==> design/flow/design.v <==
module rgb2hsv(
        input clock,
        input reset_n,
        input in_valid,
        input [7:0] in_red,
        input [7:0] in_green,
        input [7:0] in_blue,
        input in_visual,
        input in_done,
        output out_valid,
        output [7:0] out_red,
        output [7:0] out_green,
        output [7:0] out_blue,
        output [7:0] out_hue,
        output [7:0] out_saturation,
        output [7:0] out_brightness,
        output out_visual,
        output out_done
    );
    reg valid1;
    reg [7:0] red1;
    reg [7:0] green1;
    reg [7:0] blue1;
    reg visual1;
    reg done1;
    reg [7:0] max_value1;
    reg [1:0] max_index1;
    reg [7:0] min_value1;
    reg [1:0] min_index1;
    always @(posedge clock)
    begin
        if (reset_n) begin
            valid1 <= in_valid;
            red1[7:0] <= in_red[7:0];
            green1[7:0] <= in_green[7:0];
            blue1[7:0] <= in_blue[7:0];
            visual1 <= in_visual;
            done1 <= in_done;
            if (in_red >= in_green) begin
                if (in_red >= in_blue) begin
                    max_value1[7:0] <= in_red[7:0];
                    max_index1[1:0] <= 1;
                end
                else begin
                    max_value1[7:0] <= in_blue[7:0];
                    max_index1[1:0] <= 3;
                end
            end
            else begin
                if (in_blue >= in_green) begin
                    max_value1[7:0] <= in_blue[7:0];
                    max_index1[1:0] <= 3;
                end
                else begin
                    max_value1[7:0] <= in_green[7:0];
                    max_index1[1:0] <= 2;
                end
            end
            if (in_red < in_green) begin
                if (in_red < in_blue) begin
                    min_value1[7:0] <= in_red[7:0];
                    min_index1[1:0] <= 1;
                end
                else begin
                    min_value1[7:0] <= in_blue[7:0];
                    min_index1[1:0] <= 3;
                end
            end
            else begin
                if (in_blue < in_green) begin
                    min_value1[7:0] <= in_blue[7:0];
                    min_index1[1:0] <= 3;
                end
                else begin
                    min_value1[7:0] <= in_green[7:0];
                    min_index1[1:0] <= 2;
                end
            end
        end 
        else begin
            valid1 <= 1'b0;
            red1[7:0] <= 8'b0;
            green1[7:0] <= 8'b0;
            blue1[7:0] <= 8'b0;
            visual1 <= 1'b0;
            done1 <= 1'b0;
            max_value1[7:0] <= 8'd0;
            max_index1[1:0] <= 2'd0; 
            min_value1[7:0] <= 8'd0; 
            min_index1[1:0] <= 2'd0;
        end
    end
    reg valid2;
    reg [7:0] red2;
    reg [7:0] green2;
    reg [7:0] blue2;
    reg visual2;
    reg done2;
    reg [7:0] dif2;
    reg [7:0] max_value2;
    reg [1:0] max_index2;
    reg [7:0] min_value2;
    reg [1:0] min_index2;
    always @(posedge clock)
    begin
        if (reset_n) begin
            valid2 <= valid1;
            red2[7:0] <= red1[7:0];
            green2[7:0] <= green1[7:0];
            blue2[7:0] <= blue1[7:0];
            visual2 <= visual1;
            done2 <= done1;
            dif2[7:0] <= max_value1[7:0] - min_value1[7:0];
            max_value2[7:0] <= max_value1[7:0];
            max_index2[1:0] <= max_index1[1:0];
            min_value2[7:0] <= min_value1[7:0];
            min_index2[1:0] <= min_index1[1:0];
        end 
        else begin
            valid2 <= 1'b0;
            red2[7:0] <= 8'b0;
            green2[7:0] <= 8'b0;
            blue2[7:0] <= 8'b0;
            visual2 <= 1'b0;
            done2 <= 1'b0;
            dif2[7:0] <= 8'd0;
            max_value2[7:0] <= 8'd0;
            max_index2[1:0] <= 2'd0;
            min_value2[7:0] <= 8'd0; 
            min_index2[1:0] <= 2'd0;
        end
    end
    reg valid3;
    reg [7:0] red3;
    reg [7:0] green3;
    reg [7:0] blue3;
    reg visual3;
    reg done3;
    reg [11:0] hue3;
    reg [7:0] dif3;
    reg [7:0] max_value3;
    reg [1:0] max_index3;
    reg [7:0] min_value3;
    reg [1:0] min_index3;
    always @(posedge clock)
    begin
        if (reset_n) begin
            valid3 <= valid2;
            red3[7:0] <= red2[7:0];
            green3[7:0] <= green2[7:0];
            blue3[7:0] <= blue2[7:0];
            visual3 <= visual2;
            done3 <= done2;
            dif3[7:0] <= dif2[7:0];
            max_value3[7:0] <= max_value2[7:0];
            max_index3[1:0] <= max_index2[1:0];
            min_value3[7:0] <= min_value2[7:0];
            min_index3[1:0] <= min_index2[1:0];
            if (dif2 > 0) begin
                if (max_index2 == 1) begin
                    if (green2 < blue2) begin
                        hue3[11:0] <= ((blue2 - green2) << 4);
                    end
                    else begin
                        hue3[11:0] <= ((green2 - blue2) << 4);
                    end
                end
                if (max_index2 == 2) begin
                    if (blue2 < red2) begin
                        hue3[11:0] <= ((red2 - blue2) << 4);
                    end
                    else begin
                        hue3[11:0] <= ((blue2 - red2) << 4);
                    end
                end
                if (max_index2 == 3) begin
                    if (red2 < green2) begin
                        hue3[11:0] <= ((green2 - red2) << 4);
                    end
                    else begin
                        hue3[11:0] <= ((red2 - green2) << 4);
                    end
                end
            end
            else begin
                hue3[11:0] <= 12'd0;             
            end
        end
        else begin
            valid3 <= 1'b0;
            red3[7:0] <= 8'b0;
            green3[7:0] <= 8'b0;
            blue3[7:0] <= 8'b0;
            visual3 <= 1'b0;
            done3 <= 1'b0;
            hue3[11:0] <= 12'd0;
            dif3[7:0] <= 8'd0;
            max_value3[7:0] <= 8'd0;
            max_index3[1:0] <= 2'd0;
            min_value3[7:0] <= 8'd0;
            min_index3[1:0] <= 2'd0;
        end
    end
    reg valid4;
    reg [7:0] red4;
    reg [7:0] green4;
    reg [7:0] blue4;
    reg visual4;
    reg done4;
    reg [11:0] hue4;
    reg [7:0] dif4;
    reg [7:0] max_value4;
    reg [1:0] max_index4;
    always @(posedge clock)
    begin
        if (reset_n) begin
            valid4 <= valid3;
            red4[7:0] <= red3[7:0];
            green4[7:0] <= green3[7:0];
            blue4[7:0] <= blue3[7:0];
            visual4 <= visual3;
            done4 <= done3;          
            dif4[7:0] <= dif3[7:0];
            max_value4[7:0] <= max_value3[7:0];
            max_index4 <= max_index3;
            hue4[11:0] <= (hue3 / dif3);
        end
        else begin
            valid4 <= 1'b0;
            red4[7:0] <= 8'b0;
            green4[7:0] <= 8'b0;
            blue4[7:0] <= 8'b0;
            visual4 <= 1'b0;
            done4 <= 1'b0;
            hue4[11:0] <= 12'd0;
            dif4[7:0] <= 8'd0;
            max_value4 <= 8'd0;
            max_index4[1:0] <= 2'd0;
        end
    end
    reg valid5;
    reg [7:0] red5;
    reg [7:0] green5;
    reg [7:0] blue5;
    reg visual5;
    reg done5;
    reg [11:0] hue5;
    reg [7:0] dif5;
    reg [7:0] max_value5;
    always @(posedge clock)
    begin
        if (reset_n) begin
            valid5 <= valid4;
            red5[7:0] <= red4[7:0];
            green5[7:0] <= green4[7:0];
            blue5[7:0] <= blue4[7:0];
            visual5 <= visual4;
            done5 <= done4;
            dif5[7:0] <= dif4[7:0];
            max_value5[7:0] <= max_value4[7:0];
            if (dif4 > 0) begin
                if (max_index4 == 1) begin
                    if (green4 < blue4) begin
                        hue5[11:0] <= 96 - hue4;
                    end
                    else begin
                        hue5[11:0] <= 0 + hue4;
                    end
                end
                if (max_index4 == 2) begin
                    if (blue4 < red4) begin
                        hue5[11:0] <= 32 - hue4;
                    end
                    else begin
                        hue5[11:0] <= 32 + hue4;
                    end
                end
                if (max_index4 == 3) begin
                    if (red4 < green4) begin
                        hue5[11:0] <= 64 - hue4;
                    end
                    else begin
                        hue5[11:0] <= 64 + hue4;
                    end
                end
            end
            else begin
                hue5[11:0] <= 12'd0;             
            end
        end
        else begin
            valid5 <= 1'b0;
            red5[7:0] <= 8'b0;
            green5[7:0] <= 8'b0;
            blue5[7:0] <= 8'b0;
            visual5 <= 1'b0;
            done5 <= 1'b0;
            dif5[7:0] <= 8'd0;
            max_value5[7:0] <= 8'd0;
            hue5[11:0] <= 12'd0;
        end
    end
    reg valid;
    reg [7:0] red;
    reg [7:0] green;
    reg [7:0] blue;
    reg visual;
    reg done;
    reg [18:0] hue;
    reg [7:0] saturation;
    reg [7:0] max_value;
    always @(posedge clock)
    begin
        if (reset_n) begin
            valid <= valid5;
            red[7:0] <= red5[7:0];
            green[7:0] <= green5[7:0];
            blue[7:0] <= blue5[7:0];
            visual <= visual5;
            done <= done5;
            max_value[7:0] <= max_value5[7:0];
            hue[18:0] <= (85 * hue5);
            if (max_value5 == 0) begin
                saturation[7:0] <= 8'd0;
            end
            else begin
                saturation[7:0] <= 255 * dif5 / max_value5;
            end
        end
        else begin 
            valid <= 1'b0;
            red[7:0] <= 8'b0;
            green[7:0] <= 8'b0;
            blue[7:0] <= 8'b0;
            visual <= 1'b0;
            done <= 1'b0;
            max_value[7:0] <= 8'd0;
            hue[18:0] <= 19'd0;
            saturation [7:0] <= 8'd0;
        end
    end
    assign out_valid = valid;
    assign out_red[7:0] = red[7:0];
    assign out_green[7:0] = green[7:0];  
    assign out_blue[7:0] = blue[7:0];
    assign out_hue[7:0] = hue[12:5];
    assign out_saturation[7:0] = saturation[7:0];
    assign out_brightness[7:0] = max_value[7:0];
    assign out_visual = visual;
    assign out_done = done;
endmodule
==> design/flow/run.sh <==
#!/bin/bash
# the make line also repeats each setting of config.mk as NAME=value (left out here)
make -C /OpenROAD-flow-scripts/flow DESIGN_CONFIG=/design/flow/config.mk WORK_HOME=/design/flow/orfs CLKGATE_MAP_FILE= finish
==> design/flow/config.mk <==
export PLATFORM = sky130hd
export DESIGN_NAME = rgb2hsv
export DESIGN_NICKNAME = rgb2hsv
export VERILOG_FILES = /design/flow/design.v
export SDC_FILE = /design/flow/constraint.sdc
export NUM_CORES = 4
export LEC_CHECK = 0
export CAP_MARGIN = 15
export CELL_PAD_IN_SITES_GLOBAL_PLACEMENT = 2
export CORE_MARGIN = 2
export CORE_UTILIZATION = 51
export CTS_CLUSTER_DIAMETER = 107
export CTS_CLUSTER_SIZE = 14
export GPL_TIMING_DRIVEN = 0
export SLEW_MARGIN = 10
==> design/flow/constraint.sdc <==
create_clock -name core_clock -period 43.4 [get_ports {clock}]
set_input_delay 8.6800 -clock core_clock [delete_from_list [all_inputs] [get_ports {clock}]]
set_output_delay 8.6800 -clock core_clock [all_outputs]
set_load 0.01 [all_outputs]
==> results.txt, run 1 <==
Implementation run completed; key figures follow.

Clock network:
- The run puts the clock-pin slew reported for the worst setup and hold paths after clock tree synthesis at 0.07 ns.
- The run gives the library cell used as clock root buffer as sky130_fd_sc_hd__clkbuf_16.
- The run puts the H-tree depth at 1.
- The number of clock buffers added by TritonCTS is 28.
- The run gives the CTS tree as built.
- The run puts the buffer levels on the longest clock path at 3.
- The run gives the clock latency on the worst-skew pair as 0.60 ns.
- TritonCTS reports the number of clock sinks as 306.
- The run puts the count of hold-fix buffers inserted at cts at 0.

Logic synthesis:
- The run puts the share of cell area taken by muxes after synthesis at 0.0420.
- For reference, the top cells by area after synthesis are sky130_fd_sc_hd__dfxtp_1 17%, sky130_fd_sc_hd__ha_1 16%, sky130_fd_sc_hd__nor2_1 4.7%.
- Of the post-synthesis cell area, the dominant cell type holds 0.169.
- The run gives the xor-xnor portion of the synthesized cell area as 0.0497.
- The run gives the simple-gate portion of the synthesized area as 0.265.
- The biggest area contributor in the post-synthesis netlist is sky130_fd_sc_hd__dfxtp_1.
- The run puts the number of synthesized register bits at 306.
- The run gives the synthesized area per cell as 7.75 sq um.
- The run puts the cell count in the Yosys report at 4675.
- The run puts the number of enable flip-flop cells at 0.
- The run puts the adder and majority cell fraction of the synthesized area at 0.182.
- Of the total synthesized cell area, the portion taken by AND-OR and OR-AND cells is 0.250.
- Summing every instance area after synthesis gives 0.0362 sq mm.
- The run puts the chip area line of the yosys report at 0.0362 sq mm.
- The run puts the number of instances in the synthesized netlist at 4675.
- Yosys shows that the main logic family after synthesis is simple AND/OR/NAND/NOR gates.
- Looking at the cell usage after synthesis, the top flip-flop cell is sky130_fd_sc_hd__dfxtp_1.
- After synthesis, the most frequently instantiated cells are 459 x sky130_fd_sc_hd__ha_1, 455 x sky130_fd_sc_hd__nor2_1, 324 x sky130_fd_sc_hd__nand2_1.
- The run gives the synthesis warning total as 1.
- The run gives the post-synthesis sequential area ratio as 0.169.
- In the post-synthesis netlist, the cell with the most instances is sky130_fd_sc_hd__ha_1.
- The run puts the share of flip-flops with an asynchronous set or reset after synthesis at 0.
- The run puts the number of library cell types mapped by synthesis at 141.

Timing:
- The run puts the final setup violation count at 8.
- Setup repair after global routing could not meet its margin everywhere.
- The run puts the maximum achievable frequency at 14.0 MHz.
- The run gives the transition time of the tightest slew-check pin as 1.21 ns.
- The slew check shows that the tightest pin keeps a relative margin of 0.190.
- The run puts the post-route worst setup slack at -28.12 ns.
- The run gives the count of pins over their slew limit as 0.
- Between clock sinks in the finished design, the worst skew comes to 0.0292 ns.
- Dividing the final minimum period by the clock period gives 1.65.
- The run gives the final hold violation count as 0.
- The run gives the post-route minimum period as 71.52 ns.

Setup path:
- The run gives the count of buffer and inverter cells on the critical path as 61.
- The worst setup path is launched from a register.
- The run gives the slowest stage cell on the critical path as sky130_fd_sc_hd__or4_4.
- The run puts the setup slack on the worst flop-to-flop path at -28.12 ns.
- In this run the worst setup path begins at max_value5[0].
- The run gives the library cell appearing most often on the critical path as sky130_fd_sc_hd__o21a_1.
- The startpoint identified for the worst register-to-register timing path is max_value5[0].
- The run gives the path type of the worst setup path as register to register.
- STA lists the endpoint of the worst register-to-register path as saturation[0].
- The run gives the data required time at the worst endpoint as 43.83 ns.
- Grouping stages by cell kind, the critical path spends the most delay in AND-OR/OR-AND gates.
- The run gives the capture point of the critical path as saturation[0].
- The run puts the top fanout value on the critical path at 8.
- The report puts the cell count of the worst reg-to-reg path at 397.
- The run gives the data arrival time of the worst path as 71.95 ns.
- Among all stages on the critical path, the maximum delay recorded is 0.60 ns.
- The run gives the logic depth of the worst setup path including buffers as 397.
- The worst setup path is captured at a register.

Global routing:
- The run puts the leftover overflow at the end of global routing at 0.
- The run gives the global-route wire length before repair as 186000 um.
- The run puts the number of global-route vias before repair at 36199.
- The run puts the pin count of the biggest net entering global routing at 23.
- The run gives the initial antenna violation count as 1.
- Overall routing resource usage recorded by global route was 0.305.

Placement:
- The run gives the weighted congestion reported at the end of routability-driven placement as 0.905.
- Input and output buffers added on the ports amount to 79.
- The run puts the HPWL reported at the end of detailed placement at 84200 um.
- In this run, placement finished with an instance count of 5717.

Floorplan:
- The run gives the horizontal die dimension as 271 um.
- The floorplan step records an initial core utilization of 0.516.
- The core region is 0.0701 sq mm.
- The run puts the die height at 271 um.
- The run gives the boundary pin count as 80.
- The run puts the number of standard-cell rows in the floorplan at 97.
- The run puts the total die size at 0.0732 sq mm.

Detailed routing:
- The run puts the final antenna diode count at 0.
- The run gives the number of vias per cell as 5.93.
- Per the detailed-route log, wirelength across all metal layers totals 118000 um.
- TritonRoute output was used to compute an average wire per cell of 18.4 um.
- The run puts the via count of the routed design at 38018.
- Once iteration 0 of detailed routing completed, the report listed 2508 DRC markers.
- The run gives the number of iterations in the first detailed-routing pass as 6.
- The run gives the antenna violation net count after detailed routing as 0.
- In the routed design, unresolved DRC markers number 0.

Hold path:
- The run gives the worst min-delay path category as register to register.
- STA shows the worst min-delay path finishing at red2[2].
- The run gives the number of stages on the worst hold path as 1.
- The run gives the startpoint of the lowest-slack hold path as red1[2].

Final layout:
- The run puts the final instance count without filler cells at 6416.
- The net count of the finished layout is 6003.
- The post-route utilization of the core is recorded as 0.673.
- In this run the layout overhead on the synthesized area is reported as 30.3%.

Status:
- The run finished, with violations left.
- The violated checks flagged are negative setup slack.

Run:
- Summing over the stages, the warning tally comes to 72.
- The report counts max-capacitance violations totalling 0.
-- layer usage --
layer | part of all wire | routed length, um | vias to the layer above | track usage
met5 | 0 | 0 | - | 0
met4 | 0.027 | 3180 | 0 | 0.0827
met3 | 0.047 | 5550 | 222 | 0.0273
met2 | 0.48 | 56300 | 1053 | 0.539
met1 | 0.45 | 52800 | 17939 | 0.395
li1 | - | - | 18804 | -
-- final cells by class --
type	instances	area, sq um
well taps	940	1180
flip-flops and latches	306	6140
inverters	268	1020
repair buffers	758	6100
multi-input cells	3988	31200
clock buffers	28	701
repair inverters	1	5.00
fillers	6018	22900
clock inverters	6	87.6
plain buffers	121	749
-- through the flow --
stage / TNS, ns / area, sq um / hold WS, ns / setup WS (ns)
after global routing: -176.40 / 47200 / 0.430 / -31.05
after detailed placement: -224.24 / 39500 / 0.417 / -38.10
after floorplan: -147.06 / 37400 / 0.412 / -27.13
final: -156.11 / 47200 / 0.422 / -28.12
after CTS: -144.84 / 45400 / 0.423 / -26.94
after global placement: -223.02 / 39400 / 0.413 / -37.95
-- repair_timing --
item / in CTS / in global routing
gates resized: 222 / 139
pin swaps: 219 / 257
cloned: 3 / 0
endpoints found under the setup margin: 8 / 8
buffers inserted: 521 / 157
==> run 2: changes to the inputs <==
Settings changed: ABC_AREA from default to 1, CAP_MARGIN 15 to 40, CELL_PAD_IN_SITES_GLOBAL_PLACEMENT 2 to default, CORE_UTILIZATION 51 to 72, CTS_CLUSTER_DIAMETER 107 to 329, CTS_CLUSTER_SIZE 14 to 99, GPL_TIMING_DRIVEN 0 to default, PLACE_DENSITY from default to 0.42, SLEW_MARGIN 10 to 20, TNS_END_PERCENT from default to 15.
Clock period 43.4 ns to 42.7 ns, I/O delays scaled along.
==> run 2 against run 1 <==
  * Die area fell by 16%
  * The run now fails in 5_1_grt
  * Synthesized cell count increased by 40%
  * Synthesized area up 19%
==> results.txt, run 2 <==
Notes from the flow run.

Floorplan:
- The run puts the standard cell core area at 0.0590 sq mm.
- According to the floorplan report, the total die area is 0.0617 sq mm.
- The run puts the horizontal die dimension at 248 um.
- In this run the core area contains 89 standard-cell rows.
- The run puts the die height at 248 um.
- In this run the count of I/O pins placed on the die edge is 80.
- The run puts the floorplan-stage core utilization at 0.729.

Status:
- The run gives the last flow stage reached as 5_1_grt.
- The tool reported: "[ERROR GRT-0116] Global routing finished with congestion. Check the congestion regions in the DRC Viewer".
- The run stopped with a tool error.

Logic synthesis:
- The run gives the share of cell area taken by muxes after synthesis as 0.000931.
- The run puts the adder and majority cell fraction of the synthesized area at 0.154.
- Synthesis produced a netlist whose cell count is 6529.
- The run gives the number of library cell types mapped by synthesis as 85.
- The run puts the synthesis warning total at 1.
- The synthesized design contains 0 enable-type register cells.
- Yosys reported a register bit count of 306.
- Yosys instantiated no cell more often than sky130_fd_sc_hd__nand2_1.
- The run gives the leading register cell type out of synthesis as sky130_fd_sc_hd__dfxtp_1.
- The run gives the area share of the leading cell type in the synthesized netlist as 0.142.
- Ranked by total cell area, the synthesized netlist is headed by sky130_fd_sc_hd__dfxtp_1 14%, sky130_fd_sc_hd__ha_1 13%, sky130_fd_sc_hd__nand2_1 12%.
- The run gives the area fraction in compound gates as 0.136.
- The synthesized design spends more area on one cell type than any other, namely sky130_fd_sc_hd__dfxtp_1.
- Of the synthesized area, sequential elements account for 0.142.
- The run gives the dominant kind of combinational cell as simple AND/OR/NAND/NOR gates.
- The run puts the cell count in the Yosys report at 6529.
- Per the post-synthesis stats, the area per cell is 6.59 sq um.
- The cell-mix breakdown from Yosys lists the simple-gate area share as 0.379.
- The run gives the chip area line of the yosys report as 0.0430 sq mm.
- The run puts the share of flip-flops with an asynchronous set or reset after synthesis at 0.
- The run gives the xor-xnor portion of the synthesized cell area as 0.0534.
- By count the netlist is led by 1370 x sky130_fd_sc_hd__nand2_1, 1123 x sky130_fd_sc_hd__inv_1, 459 x sky130_fd_sc_hd__ha_1.
- The run puts the area of the mapped netlist at 0.0430 sq mm.

Placement:
- Prior to clock tree synthesis, the placed netlist has a worst setup slack of -18.64 ns.
- The run puts the number of port buffers at 79.
- For this run the detailed placement stage logged an HPWL of 127000 um.
- The run gives the placed cell area as 0.0551 sq mm.
- The run gives the weighted congestion reported at the end of routability-driven placement as 1.00.

Clock network:
- The run puts the clock net sink count at 306.
- In this run the clock root is driven by a sky130_fd_sc_hd__clkbuf_16.
- The run puts the buffer levels on the longest clock path at 3.
- The run gives the H-tree depth as 1.
- The run puts the number of clock buffers inserted by TritonCTS at 7.

Global routing:
- The run gives the overall fraction of global-route tracks in use as 0.916.
- The run gives the leftover overflow at the end of global routing as 1496.
[run 2: per-stage QoR]
stage / cells / setup TNS [ns]
after global placement: 8732 / -45.94
after floorplan: 6544 / -95.92
after CTS: 8924 / -68.04
after detailed placement: 8733 / -93.18
[run 2: repair_timing]
action                     CTS
setup buffers              177
cloned                       5
resized                    214
setup endpoints to repair    8
hold buffers                 0
pin swaps                  209
[run 2: routing by layer]
metal / GRT overflow / track usage
met5: 12 / 0.480
met4: 455 / 1.00
met2: 941 / 1.05
met3: 42 / 0.806
met1: 46 / 0.875
==> run 3: changes to the inputs <==
Settings changed: CAP_MARGIN 40 to 30, CELL_PAD_IN_SITES_GLOBAL_PLACEMENT from default to 3, CORE_MARGIN 2 to 8, CORE_UTILIZATION 72 to 46, CTS_CLUSTER_DIAMETER 329 to 359, CTS_CLUSTER_SIZE 99 to 24, GPL_ROUTABILITY_DRIVEN from default to 1, GPL_TIMING_DRIVEN from default to 0, MIN_ROUTING_LAYER from default to met2, PLACE_DENSITY 0.42 to 0.76, SETUP_SLACK_MARGIN from default to 5.0, SLEW_MARGIN 20 to 5, TNS_END_PERCENT 15 to default.
Clock period 42.7 ns to 49.5 ns, I/O delays scaled along.
==> run 3 against run 2 <==
  * The flow stops in 3_1_place_gp_skip_io
  * Synthesized cell count is the same
  * Die area increased by 68%
  * Synthesized area unchanged
==> results.txt, run 3 <==
Notes from the flow run.

Logic synthesis:
- Sorting the synthesis cell report by count puts at the top sky130_fd_sc_hd__nand2_1.
- In this run, the synthesized area fraction spent on and/or/nand/nor cells is recorded as 0.379.
- Yosys reports a chip area of 0.0430 sq mm.
- The run gives the synthesized area per cell as 6.59 sq um.
- The run puts the adder and majority cell fraction of the synthesized area at 0.154.
- The cell-mix breakdown from Yosys lists the compound-gate area share as 0.136.
- The run gives the largest area contributor in the synthesized netlist as sky130_fd_sc_hd__dfxtp_1.
- The run gives the xor-xnor portion of the synthesized cell area as 0.0534.
- In this run the cell area of the synthesized design comes to 0.0430 sq mm.
- After synthesis, the most frequently instantiated cells are 1370 x sky130_fd_sc_hd__nand2_1, 1123 x sky130_fd_sc_hd__inv_1, 459 x sky130_fd_sc_hd__ha_1.
- Synthesis handed over a netlist of 6529 instances.
- The run puts the share of cell area taken by muxes after synthesis at 0.000931.
- The run gives the share of flip-flops with an asynchronous set or reset after synthesis as 0.
- For this run, the leading register cell type out of synthesis is sky130_fd_sc_hd__dfxtp_1.
- The synthesized netlist contains 85 unique library cells.
- The run puts the synthesis warning total at 1.
- The run puts the post-synthesis sequential area ratio at 0.142.
- Counting flops with a built-in enable in the synthesized netlist gives 0.
- In the Yosys report the total cell count is 6529.
- The synthesis report lists the most area-consuming cells as sky130_fd_sc_hd__dfxtp_1 14%, sky130_fd_sc_hd__ha_1 13%, sky130_fd_sc_hd__nand2_1 12%.
- The run puts the area share of the leading cell type in the synthesized netlist at 0.142.
- The run puts the number of synthesized register bits at 306.
- The run gives the dominant kind of combinational cell as simple AND/OR/NAND/NOR gates.

Status:
- The first error in the log reads "[ERROR GPL-0301] Utilization 111.239 % exceeds 100%".
- The flow did not finish.
- The run gives the last flow stage reached as 3_1_place_gp_skip_io.

Floorplan:
- The run gives the horizontal die dimension as 322 um.
- The initial utilization of the core area, before any placement, comes to 0.462.
- The run gives the total die size as 0.104 sq mm.
- The run gives the number of standard-cell rows in the floorplan as 112.
- The run puts the standard cell core area at 0.0930 sq mm.
- Measured along the y axis, the die boundary spans 322 um.
==> run 4: changes to the inputs <==
Settings changed: ABC_AREA 1 to default, CAP_MARGIN 30 to 15, CELL_PAD_IN_SITES_GLOBAL_PLACEMENT 3 to 2, CORE_MARGIN 8 to 2, CORE_UTILIZATION 46 to 51, CTS_CLUSTER_DIAMETER 359 to 107, CTS_CLUSTER_SIZE 24 to 14, GPL_ROUTABILITY_DRIVEN 1 to default, MIN_ROUTING_LAYER met2 to default, PLACE_DENSITY 0.76 to default, SLEW_MARGIN 5 to 35.
==> run 4 against run 3 <==
  * Now fails the layout checks on negative setup slack
  * Synthesized area down 16%
  * Die area is 29% lower
  * Synthesized cell count shrank 28%
==> results.txt, run 4 <==
Implementation run completed; key figures follow.

Logic synthesis:
- The cell-mix breakdown from Yosys lists the compound-gate area share as 0.250.
- The area fraction of the largest cell type after synthesis is 0.169.
- By area the synthesized netlist is led by sky130_fd_sc_hd__dfxtp_1 17%, sky130_fd_sc_hd__ha_1 16%, sky130_fd_sc_hd__nor2_1 4.7%.
- Per the synthesis report, the XOR/XNOR share of the synthesized area is 0.0497.
- The cell-mix breakdown from Yosys lists the adder-cell area share as 0.182.
- In this run, the synthesized area fraction spent on and/or/nand/nor cells is recorded as 0.265.
- Yosys reports that the most numerous cell types are 459 x sky130_fd_sc_hd__ha_1, 455 x sky130_fd_sc_hd__nor2_1, 324 x sky130_fd_sc_hd__nand2_1.
- The run gives the post-synthesis sequential area ratio as 0.169.
- The most frequently used library cell after synthesis is sky130_fd_sc_hd__ha_1.
- The run puts the share of cell area taken by muxes after synthesis at 0.0420.
- The run gives the synthesis warning total as 1.
- Looking at area per cell type in the netlist, the leader is sky130_fd_sc_hd__dfxtp_1.
- In this run, distinct cell masters in the synthesized netlist total 141.
- In the synthesized netlist the async set-or-reset flop fraction comes to 0.
- After technology mapping, the gate count stands at 4675.
- After synthesis, the largest family of logic cells by area is simple AND/OR/NAND/NOR gates.
- The run puts the area of the mapped netlist at 0.0362 sq mm.
- The chip area line in the Yosys stat output reads 0.0362 sq mm.
- After synthesis, the design contains 4675 cells according to Yosys.
- Looking at the cell usage after synthesis, the top flip-flop cell is sky130_fd_sc_hd__dfxtp_1.
- After synthesis the netlist holds a flip-flop and latch count of 306.
- The run gives the number of enable flip-flop cells as 0.
- A synthesized cell averages 7.75 sq um.

Setup path:
- The run gives the launch point of the worst reg-to-reg path as max_value5[0].
- The run puts the data arrival time of the worst path at 72.73 ns.
- The run gives the top fanout value on the critical path as 7.
- STA reports a reg2reg setup slack of -22.78 ns.
- The worst setup path is captured at a register.
- The run gives the delay of the slowest cell on the worst path as 0.60 ns.
- The STA report counts the stages on the worst setup path as 420.
- The run gives the path type of the worst setup path as register to register.
- Counting both buffers and inverters, the worst setup path holds a total of 117.
- Per STA, the library cell used most along the worst path is sky130_fd_sc_hd__o21a_1.
- The number of cells on the worst reg-to-reg path is 420.
- The run gives the slowest stage cell on the critical path as sky130_fd_sc_hd__or4_4.
- In this design, the largest share of critical-path delay is due to AND-OR/OR-AND gates.
- The worst setup path is launched from a register.
- The launch point of the critical path was reported as max_value5[0].
- Data on the critical path is required at its endpoint by 49.95 ns.
- For reference, the critical path is captured by saturation[0].
- The capture point of the worst register-to-register path is recorded as saturation[0].

Clock network:
- TritonCTS built the clock tree.
- The run puts the H-tree depth at 1.
- The run puts the clock-pin slew reported for the worst setup and hold paths after clock tree synthesis at 0.07 ns.
- The root buffer cell chosen for the clock tree is sky130_fd_sc_hd__clkbuf_16.
- The run gives the number of clock buffers inserted by TritonCTS as 29.
- In this run the deepest clock path goes through 3 buffers.
- Per the skew report, the later register of the worst-skew pair sees a clock latency of 0.61 ns.
- The run gives the clock net sink count as 306.
- The run gives the count of hold-fix buffers inserted at cts as 0.

Final layout:
- In this run the layout overhead on the synthesized area is reported as 31.6%.
- The run gives the net count of the finished layout as 6061.

Detailed routing:
- The count of nets left with antenna violations once routing finished came out at 0.
- The run gives the via count of the routed design as 38484.
- After detailed routing, the total wire length is 118000 um.
- The run puts the post-detailed-route DRC marker count at 0.
- The run puts the final antenna diode count at 0.
- The run gives the violation count after the first detailed-routing iteration as 2559.
- The run puts the number of iterations in the first detailed-routing pass at 5.
- Dividing the detail-routed wire length by the instance count gives 18.3 um.
- The run puts the number of vias per cell at 5.94.

Floorplan:
- The run puts the horizontal die dimension at 271 um.
- The run gives the number of standard-cell rows in the floorplan as 97.
- The chip occupies 0.0732 sq mm.
- The run gives the floorplan-stage core utilization as 0.516.
- The run puts the standard cell core area at 0.0701 sq mm.
- The run puts the die height at 271 um.
- The run gives the boundary pin count as 80.

Timing:
- The run puts the post-route worst setup slack at -22.78 ns.
- The run gives the worst hold slack after final layout as 0.404 ns.
- The run puts the post-route clock period utilization at 1.46.
- For reference, the final report shows the hold violation count at 0.
- The run puts the count of pins over their slew limit at 0.
- For the pin with the worst max-slew slack, the measured transition is 0.942 ns.
- The run puts the post-route minimum period at 72.28 ns.
- The run puts the maximum achievable frequency at 13.8 MHz.
- The run puts the final setup skew at 0.0435 ns.
- The run puts the final setup violation count at 8.
- The max-slew check reports its worst relative slack as 0.354.
- Setup repair after global routing could not meet its margin everywhere.

Global routing:
- The run gives the leftover overflow at the end of global routing as 0.
- The run puts the number of global-route vias before repair at 36556.
- The run gives the overall fraction of global-route tracks in use as 0.304.
- The run gives the initial antenna violation count as 2.
- The run puts the global-route wire length before repair at 186000 um.
- The run gives the pin count of the biggest net entering global routing as 35.

Hold path:
- The run puts the number of stages on the worst hold path at 1.
- The endpoint of the worst hold path is reported as max_value3[5].
- The worst hold path begins at max_value2[5].
- The min-delay analysis places its worst path in the category register to register.

Status:
- The run finished, with violations left.
- Failing layout checks were recorded as negative setup slack.

Placement:
- Once detailed placement completed, the half-perimeter wirelength came to 83200 um.
- The run gives the weighted congestion reported at the end of routability-driven placement as 0.905.
- The run gives the number of port buffers as 79.

Run:
- Warnings raised by the tools during the run amount to 72.
- The number of maximum-capacitance violations recorded for the run is 0.
run 4: layout make-up:
| cell class | count | area [sq um] |
|---|---|---|
| Fill cell | 5971 | 22500 |
| Clock buffer | 29 | 726 |
| Sequential cell | 306 | 6130 |
| Multi-Input combinational cell | 3988 | 31200 |
| Inverter | 268 | 1020 |
| Clock inverter | 7 | 96.3 |
| Timing Repair Buffer | 809 | 6540 |
| Buffer | 128 | 842 |
| Tap cell | 940 | 1180 |
run 4: repair_timing:
item | in CTS | in global routing
setup buffers | 584 | 140
endpoints found under the hold margin | 0 | 0
pin swaps | 214 | 254
gates resized | 201 | 155
setup endpoints to repair | 8 | 8
cloned | 1 | 0
run 4: routing by layer:
metal  track usage  part of all wire
met5             0           0.00014
met1         0.393              0.44
met2         0.538              0.48
met3        0.0281             0.051
met4        0.0845             0.031
run 4: stage by stage:
| step | instance area, sq um | TNS, ns | util | std cells | worst slack, ns |
|---|---|---|---|---|---|
| finish | 47700 | -112.11 | 0.680 | 6475 | -22.78 |
| global route | 47700 | -131.39 | 0.680 | 6475 | -25.63 |
| CTS | 45800 | -100.94 | 0.653 | 6335 | -21.47 |
| detailed placement | 39500 | -170.82 | 0.564 | 5714 | -31.39 |
| global placement | 39400 | -174.22 | 0.561 | 5709 | -31.85 |
| floorplan | 37400 | -98.26 | - | 4690 | -21.03 |
==> run 5: changes to the inputs <==
Settings changed: ABC_AREA from default to 1, CAP_MARGIN 15 to 20, CELL_PAD_IN_SITES_GLOBAL_PLACEMENT 2 to default, CORE_UTILIZATION 51 to 72, CTS_CLUSTER_DIAMETER 107 to default, CTS_CLUSTER_SIZE 14 to 34, GPL_TIMING_DRIVEN 0 to default, PLACE_DENSITY_LB_ADDON from default to 0.04, SETUP_SLACK_MARGIN 5.0 to default, SLEW_MARGIN 35 to 20.
Clock period 49.5 ns to 60.5 ns, I/O delays scaled along.
==> run 5 against run 4 <==
  * Still fails the layout checks on negative setup slack
  * Core utilization up 17 points
  * Cell count rose by 19%
  * Worst hold slack got worse by 0.0041 ns
  * Global-route usage increased by 6.2 points
  * Sequential share of layout area is 0.56 points lower
  * Critical path depth grew 26
  * Register-to-register slack improved by 22 ns
  * Synthesized area is 19% higher
  * First-iteration DRC count is 87% higher
  * Maximum frequency is 18% higher
  * Via count grew 20%
==> results.txt, run 5 <==
Implementation run completed; key figures follow.

Status:
- The flow ran to the end, but the layout failed its checks.
- The layout checks failed on negative setup slack.

Floorplan:
- The run gives the standard cell core area as 0.0590 sq mm.
- From bottom edge to top edge, the die measures 248 um.
- The run puts the total die size at 0.0617 sq mm.
- The run gives the number of standard-cell rows in the floorplan as 89.
- The horizontal die dimension reported for this design is 248 um.
- The run puts the boundary pin count at 80.
- The run puts the floorplan-stage core utilization at 0.729.

Run:
- The tool warning count for the run is 69.
- The run gives the max-cap check violation count as 0.

Logic synthesis:
- The run gives the share of cell area taken by muxes after synthesis as 0.000931.
- The run puts the adder and majority cell fraction of the synthesized area at 0.154.
- The run gives the dominant kind of combinational cell as simple AND/OR/NAND/NOR gates.
- Of the total synthesized cell area, the portion taken by AND-OR and OR-AND cells is 0.136.
- The run gives the synthesis warning total as 1.
- Per the synthesis report, the simple-gate share of the synthesized area is 0.379.
- The run gives the share of flip-flops with an asynchronous set or reset after synthesis as 0.
- Yosys reports a chip area of 0.0430 sq mm.
- The run gives the synthesized area per cell as 6.59 sq um.
- After synthesis, the cell types taking the most area are sky130_fd_sc_hd__dfxtp_1 14%, sky130_fd_sc_hd__ha_1 13%, sky130_fd_sc_hd__nand2_1 12%.
- Counting flops and latches in the post-synthesis netlist gives 306.
- The gate-level netlist out of Yosys references 85 unique cell types.
- Per the synthesis report, the XOR/XNOR share of the synthesized area is 0.0534.
- The run gives the largest area contributor in the synthesized netlist as sky130_fd_sc_hd__dfxtp_1.
- The post-synth count of flops with an enable pin is 0.
- The run gives the most used standard cell by instance count after synthesis as sky130_fd_sc_hd__nand2_1.
- The run gives the cell count in the Yosys report as 6529.
- After synthesis the cells add up to 0.0430 sq mm.
- The run gives the post-synthesis sequential area ratio as 0.142.
- By count the netlist is led by 1370 x sky130_fd_sc_hd__nand2_1, 1123 x sky130_fd_sc_hd__inv_1, 459 x sky130_fd_sc_hd__ha_1.
- The run gives the number of instances in the synthesized netlist as 6529.
- For this run, the leading register cell type out of synthesis is sky130_fd_sc_hd__dfxtp_1.
- The run gives the area share of the leading cell type in the synthesized netlist as 0.142.

Clock network:
- The run gives the H-tree depth as 2.
- TritonCTS built the clock tree.
- The run puts the number of clock buffers inserted by TritonCTS at 35.
- CTS saw 306 sinks.
- The run gives the clock-pin slew reported for the worst setup and hold paths after clock tree synthesis as 0.09 ns.
- The run puts the buffer levels on the longest clock path at 3.
- Per the CTS log, the root buffer master is sky130_fd_sc_hd__clkbuf_16.
- The run gives the clock latency on the worst-skew pair as 0.58 ns.

Detailed routing:
- The first detailed-routing pass ran for 9 iterations.
- After detailed routing, the number of remaining DRC violations is 0.
- The routed design ends up with an antenna cell count of 0.
- The run gives the total detailed-routing wirelength as 136000 um.
- The run gives the violation count after the first detailed-routing iteration as 4785.
- The run gives the antenna violation net count after detailed routing as 0.
- Per the detail_route report, routed wire per instance is 17.6 um.
- The run gives the via count of the routed design as 46255.
- The run puts the number of vias per cell at 5.99.

Timing:
- Setup violations remaining at the end of the flow were counted as 1.
- The run gives the post-route minimum period as 61.45 ns.
- The run gives the post-route clock period utilization as 1.02.
- For the final routed database, the setup TNS stands at -0.954 ns.
- The run gives the transition time of the tightest slew-check pin as 1.05 ns.
- For the final database, setup skew stands at 0.0334 ns.
- The worst pin sits at a relative slew slack of 0.290.
- The run gives the post-route worst setup slack as -0.954 ns.
- The run gives the worst hold slack after final layout as 0.400 ns.
- In the final report, the number of pins over their slew limit comes to 0.
- The run puts the final hold violation count at 0.
- The run gives the maximum achievable frequency as 16.3 MHz.

Setup path:
- The run puts the top fanout value on the critical path at 8.
- The run gives the delay of the slowest cell on the worst path as 0.56 ns.
- The run gives the setup slack on the worst flop-to-flop path as -0.95 ns.
- The run gives the number of cells on the worst reg-to-reg path as 446.
- The worst setup path is captured at a register.
- The critical path's slowest stage uses the library cell sky130_fd_sc_hd__fa_1.
- STA classifies the critical path startpoint as a register.
- For the worst reg-to-reg path, the endpoint reported by OpenROAD is saturation[0].
- The run puts the data arrival time of the worst path at 61.89 ns.
- The run gives the logic depth of the worst setup path including buffers as 446.
- The run gives the start point of the critical path as dif5[2].
- The run gives the count of buffer and inverter cells on the critical path as 85.
- The run gives the data required time at the worst endpoint as 60.94 ns.
- The worst setup path is of the register to register kind.
- For the worst reg-to-reg path, the startpoint reported by OpenROAD is dif5[2].
- The run gives the family with the most delay on the worst path as AND-OR/OR-AND gates.
- The capture point of the critical path was reported as saturation[0].
- By instance count, the cell type seen most on the critical path is sky130_fd_sc_hd__inv_2.

Global routing:
- The run puts the overall fraction of global-route tracks in use at 0.366.
- The run gives the number of global-route vias before repair as 40710.
- The total overflow left after global routing is 0.
- The run puts the pin count of the biggest net entering global routing at 116.
- The run gives the global-route wire length before repair as 193000 um.
- The run gives the initial antenna violation count as 0.

Placement:
- The run puts the number of port buffers at 79.
- Once placement finished, the instance area stood at 0.0452 sq mm.
- The run gives the number of placed cells counting well taps as 7416.
- Timing analysis after detailed placement gives a worst setup slack of -2.51 ns.
- The run puts the HPWL reported at the end of detailed placement at 90300 um.
- The run gives the weighted congestion reported at the end of routability-driven placement as 1.02.

Hold path:
- Note that the worst hold path type here is register to register.
- Per the hold report, the tightest min-delay path originates at max_index3[1].
- The endpoint of the worst hold path is reported as max_index4[1].
- The run puts the number of stages on the worst hold path at 2.

Final layout:
- In this run the layout overhead on the synthesized area is reported as 16.0%.
- The run gives the net count of the finished layout as 7455.
- The run gives the final instance count without filler cells as 7724.
- Once layout is done, the placed cells without fillers occupy 0.0499 sq mm.
==> run 5: timing repair <==
| action | in CTS | in global routing |
|---|---|---|
| gates cloned | 6 | 5 |
| pin swaps | 30 | 312 |
| gates resized | 23 | 420 |
| setup endpoints to repair | 2 | 4 |
| buffers inserted | 30 | 203 |
| hold buffers | 0 | 0 |
==> run 5: metrics by stage <==
step | util
6_report | 0.845
5_1_grt | 0.845
3_5_place_dp | 0.766
2_1_floorplan | -
4_1_cts | 0.793
3_3_place_gp | 0.766
==> run 5: final cells by class <==
class,instances,area [sq um]
multi-input cells,4889,33100
clock inverters,21,244
repair buffers,442,3640
well taps,773,967
repair inverters,2,10.0
inverters,1248,4890
fillers,3733,9120
clock buffers,43,946
flip-flops and latches,306,6140
==> run 5: routing by layer <==
layer  routed length [um]  up-vias  GRT usage
li1                     -    21725          -
met4                 9620        0      0.166
met1                49800    20971      0.440
met5                    0        -          0
met3                12000      885     0.0375
met2                64900     2674      0.654
==> run 6: changes to the inputs <==
Settings changed: CAP_MARGIN 20 to 15, CTS_CLUSTER_SIZE 34 to 32, PLACE_DENSITY_LB_ADDON 0.04 to default, SETUP_SLACK_MARGIN from default to -2.0.
Clock period 60.5 ns to 53.6 ns, I/O delays scaled along.
==> run 6 against run 5 <==
  * The run now fails in 5_1_grt
  * Synthesized area stayed put
  * Die area is the same
  * Synthesized cell count unchanged
==> results.txt, run 6 <==
Notes from the flow run.

Status:
- The run stopped with a tool error.
- According to the logs, the last stage reached was 5_1_grt.
- The first error in the log reads "[ERROR GRT-0116] Global routing finished with congestion. Check the congestion regions in the DRC Viewer".

Logic synthesis:
- The run gives the synthesized area per cell as 6.59 sq um.
- The run puts the chip area line of the yosys report at 0.0430 sq mm.
- The run puts the share of flip-flops with an asynchronous set or reset after synthesis at 0.
- The run gives the number of instances in the synthesized netlist as 6529.
- For this run, the register share of the synthesized area comes to 0.142.
- The cell-mix breakdown from Yosys lists the XOR/XNOR area share as 0.0534.
- The run gives the number of enable flip-flop cells as 0.
- Sorting the synthesized cells by how often they occur yields 1370 x sky130_fd_sc_hd__nand2_1, 1123 x sky130_fd_sc_hd__inv_1, 459 x sky130_fd_sc_hd__ha_1.
- The run gives the leading register cell type out of synthesis as sky130_fd_sc_hd__dfxtp_1.
- The run gives the area share of the leading cell type in the synthesized netlist as 0.142.
- The run gives the area fraction in compound gates as 0.136.
- The synthesized design spends more area on one cell type than any other, namely sky130_fd_sc_hd__dfxtp_1.
- The run gives the synthesis warning total as 1.
- Looking at the gate-level netlist, the highest instance count belongs to sky130_fd_sc_hd__nand2_1.
- The run puts the cell count in the Yosys report at 6529.
- The run gives the number of synthesized register bits as 306.
- The run puts the number of library cell types mapped by synthesis at 85.
- For reference, the top cells by area after synthesis are sky130_fd_sc_hd__dfxtp_1 14%, sky130_fd_sc_hd__ha_1 13%, sky130_fd_sc_hd__nand2_1 12%.
- The run gives the share of cell area taken by muxes after synthesis as 0.000931.
- The run puts the adder and majority cell fraction of the synthesized area at 0.154.
- The synthesis run identifies the leading combinational cell family as simple AND/OR/NAND/NOR gates.
- The run puts the simple-gate portion of the synthesized area at 0.379.
- The mapped netlist covers 0.0430 sq mm.

Clock network:
- The run puts the count of hold-fix buffers inserted at cts at 0.
- Counting along the longest clock path gives a buffer depth of 3.
- The CTS log lists the clock sinks for this run as 306.
- The root buffer cell chosen for the clock tree is sky130_fd_sc_hd__clkbuf_16.
- The run puts the H-tree depth at 2.
- The run puts the number of clock buffers inserted by TritonCTS at 36.

Floorplan:
- According to the floorplan report, the die width is 248 um.
- The run gives the standard cell core area as 0.0590 sq mm.
- The run gives the total die size as 0.0617 sq mm.
- The run gives the boundary pin count as 80.
- The floorplan step records an initial core utilization of 0.729.
- The run gives the number of standard-cell rows in the floorplan as 89.
- In this run the vertical extent of the chip is 248 um.

Placement:
- Per the gpl log, the routability congestion estimate is 1.05.
- The run gives the number of placed cells counting well taps as 8370.
- Buffers placed on the I/O ports in this run total 79.
- The run gives the HPWL reported at the end of detailed placement as 108000 um.

Global routing:
- After global routing the overflow that remains totals 16.
- The run puts the overall fraction of global-route tracks in use at 0.751.
==> run 6: repair_timing <==
action	in CTS
pin swaps	138
gates resized	76
setup buffers	113
cloned	5
endpoints found under the setup margin	3
==> run 6: layer usage <==
layer  overflow  global-route usage
met5          0               0.337
met4          8               0.754
met3          2               0.597
met2          6               0.930
met1          0               0.734
==> run 6: through the flow <==
stage	cell area (sq um)	setup WS [ns]	setup TNS, ns
after global placement	52700	-0.496	-0.496
after CTS	55100	-3.58	-5.96
after floorplan	43700	-7.57	-19.29
after detailed placement	52700	-4.98	-10.10
==> run 7: changes to the inputs <==
Settings changed: CAP_MARGIN 15 to 30, CELL_PAD_IN_SITES_DETAIL_PLACEMENT from default to 2, CELL_PAD_IN_SITES_GLOBAL_PLACEMENT from default to 3, CORE_ASPECT_RATIO from default to 0.71, CORE_UTILIZATION 72 to 33, CTS_CLUSTER_DIAMETER from default to 337, CTS_CLUSTER_SIZE 32 to default, GPL_ROUTABILITY_DRIVEN from default to 0, GPL_TIMING_DRIVEN from default to 0, HOLD_SLACK_MARGIN from default to -0.06, MAX_ROUTING_LAYER from default to met4, PLACE_DENSITY_LB_ADDON from default to 0.12, SLEW_MARGIN 20 to 40.
Clock period 53.6 ns to 49.4 ns, I/O delays scaled along.
==> run 7 against run 6 <==
  * Now fails the layout checks on negative setup slack
  * Die area rose by 120%
  * Synthesized area did not move
  * Synthesized cell count did not move
==> results.txt, run 7 <==
Implementation run completed; key figures follow.

Logic synthesis:
- The run puts the share of cell area taken by muxes after synthesis at 0.000931.
- A synthesized cell averages 6.59 sq um.
- The run puts the post-synthesis sequential area ratio at 0.142.
- The run gives the number of library cell types mapped by synthesis as 85.
- The run puts the number of synthesized register bits at 306.
- The run gives the chip area line of the yosys report as 0.0430 sq mm.
- The run gives the area of the mapped netlist as 0.0430 sq mm.
- For reference, the top cells by count after synthesis are 1370 x sky130_fd_sc_hd__nand2_1, 1123 x sky130_fd_sc_hd__inv_1, 459 x sky130_fd_sc_hd__ha_1.
- The run puts the xor-xnor portion of the synthesized cell area at 0.0534.
- The run gives the cell count in the Yosys report as 6529.
- The run puts the simple-gate portion of the synthesized area at 0.379.
- The synthesis report lists the most area-consuming cells as sky130_fd_sc_hd__dfxtp_1 14%, sky130_fd_sc_hd__ha_1 13%, sky130_fd_sc_hd__nand2_1 12%.
- The run puts the number of instances in the synthesized netlist at 6529.
- The run gives the dominant kind of combinational cell as simple AND/OR/NAND/NOR gates.
- The run gives the most used standard cell by instance count after synthesis as sky130_fd_sc_hd__nand2_1.
- Of the total synthesized cell area, the portion taken by full adders, half adders and majority gates is 0.154.
- The run puts the synthesis warning total at 1.
- The run puts the area fraction in compound gates at 0.136.
- The run gives the leading register cell type out of synthesis as sky130_fd_sc_hd__dfxtp_1.
- Sorting the Yosys area breakdown by cell type puts at the top sky130_fd_sc_hd__dfxtp_1.
- The run gives the area share of the leading cell type in the synthesized netlist as 0.142.
- The run puts the number of enable flip-flop cells at 0.
- The run gives the share of flip-flops with an asynchronous set or reset after synthesis as 0.

Hold path:
- The run gives the startpoint of the lowest-slack hold path as max_index1[1].
- In the hold report, the worst path ends at max_index2[1].
- Along the worst hold path, the cell count comes to 2.
- STA reports the tightest min-delay check as being of type register to register.

Timing:
- Counting endpoints that fail hold in the final report gives 0.
- The run puts the final setup skew at 0.0845 ns.
- The critical path in the final layout is reported with a setup slack of -18.06 ns.
- Setup repair after global routing could not meet its margin everywhere.
- The run gives the count of pins over their slew limit as 0.
- The run gives the post-route minimum period as 67.46 ns.
- The run puts the worst slew margin relative to its limit at 0.247.
- The run puts the final setup violation count at 8.
- The run puts the total negative slack for setup checks at -82.25 ns.
- The pin closest to its max-slew limit shows a slew of 1.12 ns.
- The run gives the post-route clock period utilization as 1.37.
- The run gives the maximum achievable frequency as 14.8 MHz.

Setup path:
- Of all nets on the critical path, the largest fanout is 10.
- The run gives the capture point of the critical path as saturation[0].
- Setup slack on the worst reg-to-reg path comes out at -18.06 ns.
- The run gives the data required time at the worst endpoint as 49.81 ns.
- The run gives the launch point of the worst reg-to-reg path as dif5[4].
- The run gives the start point of the critical path as dif5[4].
- The run puts the delay of the slowest cell on the worst path at 0.86 ns.
- Looking at the critical path, the single cell with the biggest stage delay is sky130_fd_sc_hd__o21ai_0.
- The run puts the data arrival time of the worst path at 67.87 ns.
- The worst register-to-register path has a depth of 468.
- The critical path is of the register to register type.
- The run gives the launching element type of the critical path as a register.
- The run gives the endpoint type of the worst setup path as a register.
- For the worst reg-to-reg path, the endpoint reported by OpenROAD is saturation[0].
- The critical path runs through a total of 468 cells.
- The number of buffers and inverters on the critical path is 132.
- Per STA, the worst path accumulates the most delay in the family AND-OR/OR-AND gates.
- By instance count, the cell type seen most on the critical path is sky130_fd_sc_hd__nand2_2.

Global routing:
- The run gives the number of global-route vias before repair as 52505.
- The first global-routing pass estimated 319000 um of wire.
- The run puts the overall fraction of global-route tracks in use at 0.315.
- The run gives the initial antenna violation count as 7.
- The run puts the leftover overflow at the end of global routing at 0.
- Entering global routing, the biggest net connects 32 pins.

Clock network:
- The number of clock buffers added by TritonCTS is 36.
- The clock reaches the later pin of the worst-skew pair after 0.63 ns.
- The run gives the library cell used as clock root buffer as sky130_fd_sc_hd__clkbuf_16.
- The run gives the H-tree depth as 2.
- The run puts the count of hold-fix buffers inserted at cts at 0.
- Counting along the longest clock path gives a buffer depth of 3.
- The run puts the clock-pin slew reported for the worst setup and hold paths after clock tree synthesis at 0.08 ns.
- TritonCTS built the clock tree.
- The run gives the clock net sink count as 306.

Final layout:
- The run gives the relative area change from synthesis to final layout as 29.3%.
- The finished design was reported to have a net count of 7865.

Placement:
- In this run the tool buffered the top-level ports with 78 buffer cells.
- The run gives the worst slack after detailed placement as -24.66 ns.
- The run puts the HPWL reported at the end of detailed placement at 141000 um.

Detailed routing:
- The run puts the number of vias per cell at 5.49.
- The run gives the average wire length per cell after detail routing as 25.8 um.
- The count of nets left with antenna violations once routing finished came out at 0.
- The run puts the post-detailed-route DRC marker count at 0.
- The routed design has 234000 um of wire.
- The run puts the number of iterations in the first detailed-routing pass at 5.
- The run gives the violation count after the first detailed-routing iteration as 3039.
- Per the detail_route report, the via count comes to 49707.

Floorplan:
- The run gives the die height as 308 um.
- The run puts the floorplan-stage core utilization at 0.333.
- The run puts the boundary pin count at 80.
- The run gives the horizontal die dimension as 432 um.
- The run puts the number of standard-cell rows in the floorplan at 111.
- The run gives the standard cell core area as 0.129 sq mm.
- The run puts the total die size at 0.133 sq mm.

Run:
- The run gives the max-cap check violation count as 0.
- The run gives the total number of warnings across the stage logs as 68.

Status:
- A clean result was blocked by negative setup slack.
- The run finished, with violations left.
==> run 7: per-layer routing <==
metal,share of wire,global-route usage,up-vias
met2,0.45,0.507,1541
met1,0.45,0.419,24921
li1,-,-,22496
met4,0.052,0.0920,0
met5,0,-,-
met3,0.047,0.0265,749
==> run 7: timing repair <==
action                                  4_1_cts  5_1_grt
pin swaps                                   333      159
setup buffers                               592       70
cloned                                        7        0
endpoints found under the setup margin        8        8
resized                                     424      106
==> run 7: cell type report <==
type / instances / area [sq um]
inverter: 1248 / 4960
timing repair buffer: 752 / 6080
buffer: 107 / 1070
tap: 1695 / 2120
antenna: 5 / 12.5
sequential: 306 / 6140
clock buffer: 51 / 1050
clock inverter: 13 / 125
multi-input combinational: 4883 / 34100
fill: 15372 / 73500
==> run 7: per-stage QoR <==
stage | std cells | hold slack [ns] | util | instance area (sq um)
final | 9060 | 0.397 | 0.431 | 55600
after CTS | 8985 | 0.408 | 0.422 | 54600
after detailed placement | 8323 | 0.403 | 0.364 | 47000
after floorplan | 6544 | 0.390 | - | 44000
after global routing | 9059 | 0.411 | 0.431 | 55600
after global placement | 8317 | 0.391 | 0.363 | 46900
==> run 8: changes to the inputs <==
Settings changed: ABC_AREA 1 to default, CAP_MARGIN 30 to 20, CELL_PAD_IN_SITES_DETAIL_PLACEMENT 2 to default, CELL_PAD_IN_SITES_GLOBAL_PLACEMENT 3 to default, CORE_ASPECT_RATIO 0.71 to 1.88, CORE_UTILIZATION 33 to 22, CTS_CLUSTER_DIAMETER 337 to default, GPL_ROUTABILITY_DRIVEN 0 to default, GPL_TIMING_DRIVEN 0 to default, HOLD_SLACK_MARGIN -0.06 to default, MAX_ROUTING_LAYER met4 to default, PLACE_DENSITY_LB_ADDON 0.12 to default, SETUP_SLACK_MARGIN -2.0 to default, SLEW_MARGIN 40 to 0.
Clock period 49.4 ns to 80.0 ns, I/O delays scaled along.
==> run 8 against run 7 <==
  * Cell area is 24% lower
  * Die area grew 26%
  * Worst hold slack better by 0.030 ns
  * First-iteration DRC count shrank 44%
  * Cell count shrank 23%
  * Setup slack better by 23 ns
  * Critical path depth fell by 92
  * Maximum frequency is 10% lower
  * The run now finishes clean
  * Register-to-register slack improved by 23 ns
  * Global-route usage shrank 17 points
  * Core utilization shrank 17 points
==> results.txt, run 8 <==
Implementation run completed; key figures follow.

Setup path:
- Along the worst path, the maximum fanout reaches 19.
- The run gives the endpoint type of the worst setup path as a register.
- The run gives the data required time at the worst endpoint as 80.44 ns.
- The run gives the family with the most delay on the worst path as AND-OR/OR-AND gates.
- The timing report gives the worst reg2reg path a setup slack of 4.89 ns.
- The run gives the count of buffer and inverter cells on the critical path as 22.
- The run puts the number of cells on the worst reg-to-reg path at 376.
- The run gives the library cell appearing most often on the critical path as sky130_fd_sc_hd__o21a_1.
- Looking at the reg2reg group, the worst path ends at saturation[0].
- The run gives the slowest stage cell on the critical path as sky130_fd_sc_hd__or4_4.
- The run puts the delay of the slowest cell on the worst path at 0.59 ns.
- The launch point of the critical path was reported as max_value5[6].
- The run gives the launching element type of the critical path as a register.
- The run puts the logic depth of the worst setup path including buffers at 376.
- OpenSTA lists the critical path endpoint as saturation[0].
- The data arrival time reported for the critical path is 75.55 ns.
- STA lists the startpoint of the worst register-to-register path as max_value5[6].
- The run gives the path type of the worst setup path as register to register.

Timing:
- Counting I/O delays and the setup requirement, the final critical path takes 75.11 ns.
- Between clock sinks in the finished design, the worst skew comes to 0.0442 ns.
- The run puts the count of pins over their slew limit at 0.
- On the final layout, the worst hold slack is 0.427 ns.
- The run gives the post-route clock period utilization as 0.939.
- The run puts the final setup violation count at 0.
- The run puts the final hold violation count at 0.
- The run puts the transition time of the tightest slew-check pin at 0.895 ns.
- The run gives the worst slew margin relative to its limit as 0.398.
- The run gives the maximum achievable frequency as 13.3 MHz.

Placement:
- After detailed placement, the design holds a cell count of 6892.
- The run puts the HPWL reported at the end of detailed placement at 97000 um.
- Summing all placed instances gives a cell area of 0.0399 sq mm.
- The run puts the weighted congestion reported at the end of routability-driven placement at 0.951.
- The run gives the number of port buffers as 79.

Logic synthesis:
- The run gives the xor-xnor portion of the synthesized cell area as 0.0497.
- The largest total area in the synthesized netlist belongs to sky130_fd_sc_hd__dfxtp_1.
- The run gives the leading register cell type out of synthesis as sky130_fd_sc_hd__dfxtp_1.
- The run puts the synthesis warning total at 1.
- The run gives the cell count in the Yosys report as 4675.
- After synthesis, the cell types taking the most area are sky130_fd_sc_hd__dfxtp_1 17%, sky130_fd_sc_hd__ha_1 16%, sky130_fd_sc_hd__nor2_1 4.7%.
- The synthesis run identifies the leading combinational cell family as simple AND/OR/NAND/NOR gates.
- Counting flops with a built-in enable in the synthesized netlist gives 0.
- The run puts the adder and majority cell fraction of the synthesized area at 0.182.
- The run gives the most used standard cell by instance count after synthesis as sky130_fd_sc_hd__ha_1.
- The run puts the number of synthesized register bits at 306.
- The run puts the number of instances in the synthesized netlist at 4675.
- Ranked by instance count, the synthesized netlist is headed by 459 x sky130_fd_sc_hd__ha_1, 455 x sky130_fd_sc_hd__nor2_1, 324 x sky130_fd_sc_hd__nand2_1.
- The netlist uses 141 different library cells.
- Yosys reports the multiplexer fraction of the synthesized area as 0.0420.
- The run gives the synthesized area per cell as 7.75 sq um.
- The run gives the chip area line of the yosys report as 0.0362 sq mm.
- After synthesis the cells add up to 0.0362 sq mm.
- The run gives the post-synthesis sequential area ratio as 0.169.
- The run gives the share of flip-flops with an asynchronous set or reset after synthesis as 0.
- The share of synthesized area in the top cell type comes to 0.169.
- The run puts the simple-gate portion of the synthesized area at 0.265.
- The cell-mix breakdown from Yosys lists the compound-gate area share as 0.250.

Final layout:
- The run gives the final instance count without filler cells as 6985.
- For the completed layout, the total cell area is recorded as 0.0420 sq mm.
- Between the synthesized netlist and the finished layout, the area growth was recorded as 16.1%.
- The run puts the net count of the finished layout at 5323.

Clock network:
- TritonCTS built the clock tree.
- In this run the clock root is driven by a sky130_fd_sc_hd__clkbuf_16.
- The run puts the clock-pin slew reported for the worst setup and hold paths after clock tree synthesis at 0.06 ns.
- The tree built by TritonCTS fans out to 306 sinks.
- The run puts the number of clock buffers inserted by TritonCTS at 38.
- The run puts the clock latency on the worst-skew pair at 0.61 ns.
- The run puts the buffer levels on the longest clock path at 3.
- The post-CTS hold buffer count recorded in the log is 0.
- The run puts the H-tree depth at 2.

Floorplan:
- The run gives the total die size as 0.168 sq mm.
- The run gives the die height as 560 um.
- The run gives the number of standard-cell rows in the floorplan as 204.
- The run puts the horizontal die dimension at 300 um.
- The share of the core area taken by cells at floorplan is 0.221.
- The run gives the boundary pin count as 80.
- The total area inside the core boundary comes to 0.164 sq mm.

Detailed routing:
- The run puts the number of iterations in the first detailed-routing pass at 6.
- Per the detail_route report, routed wire per instance is 17.5 um.
- The detailed router placed 35908 vias in this run.
- The run gives the number of vias per cell as 5.14.
- The run gives the violation count after the first detailed-routing iteration as 1697.
- The run gives the total detailed-routing wirelength as 122000 um.
- Antenna repair during routing inserted a diode count of 0.
- The run puts the post-detailed-route DRC marker count at 0.
- The count of nets left with antenna violations once routing finished came out at 0.

Hold path:
- In this run the worst hold path is classified as register to register.
- The run puts the number of stages on the worst hold path at 1.
- For the worst min-delay path, the startpoint reported by OpenROAD is red1[3].
- The run gives the worst hold endpoint as red2[3].

Run:
- The run gives the max-cap check violation count as 0.
- The stage logs contain a warning count of 65.

Status:
- The flow ran to the end and the layout has no timing, DRC or antenna violations.

Global routing:
- The run puts the pin count of the biggest net entering global routing at 76.
- The run puts the global-route wire length before repair at 191000 um.
- The run puts the leftover overflow at the end of global routing at 0.
- The run gives the overall fraction of global-route tracks in use as 0.140.
- The number of global-route vias before repair was 36729.
- The initial antenna violation count was 1.
run 8: what timing repair did:
item                                    in CTS  in global routing
pin swaps                                    2                 26
buffers inserted                             3                 19
gates resized                                9                124
endpoints found under the setup margin       1                  3
run 8: through the flow:
| step | setup TNS, ns | utilization | worst slack (ns) |
|---|---|---|---|
| after floorplan | 0 | - | 0.838 |
| after global placement | 0 | 0.244 | 1.05 |
| after detailed placement | -1.02 | 0.244 | -1.02 |
| after CTS | 0 | 0.252 | 0.0585 |
| after global routing | -0.315 | 0.257 | -0.315 |
| final | 0 | 0.257 | 4.89 |
run 8: routing by layer:
layer  routed length [um]  global-route usage  part of all wire
met3                 4060              0.0170             0.033
met5                    0                   0                 0
met1                40900               0.124              0.34
met2                67600               0.287              0.55
met4                 9390              0.0949             0.077
run 8: cell type report:
cell class / instances / area (sq um)
Tap cell: 2163 / 2710
Clock buffer: 47 / 1010
Sequential cell: 306 / 6130
Inverter: 268 / 1010
Clock inverter: 23 / 335
Timing Repair Buffer: 190 / 1630
Multi-Input combinational cell: 3988 / 29200
Fill cell: 17902 / 122000
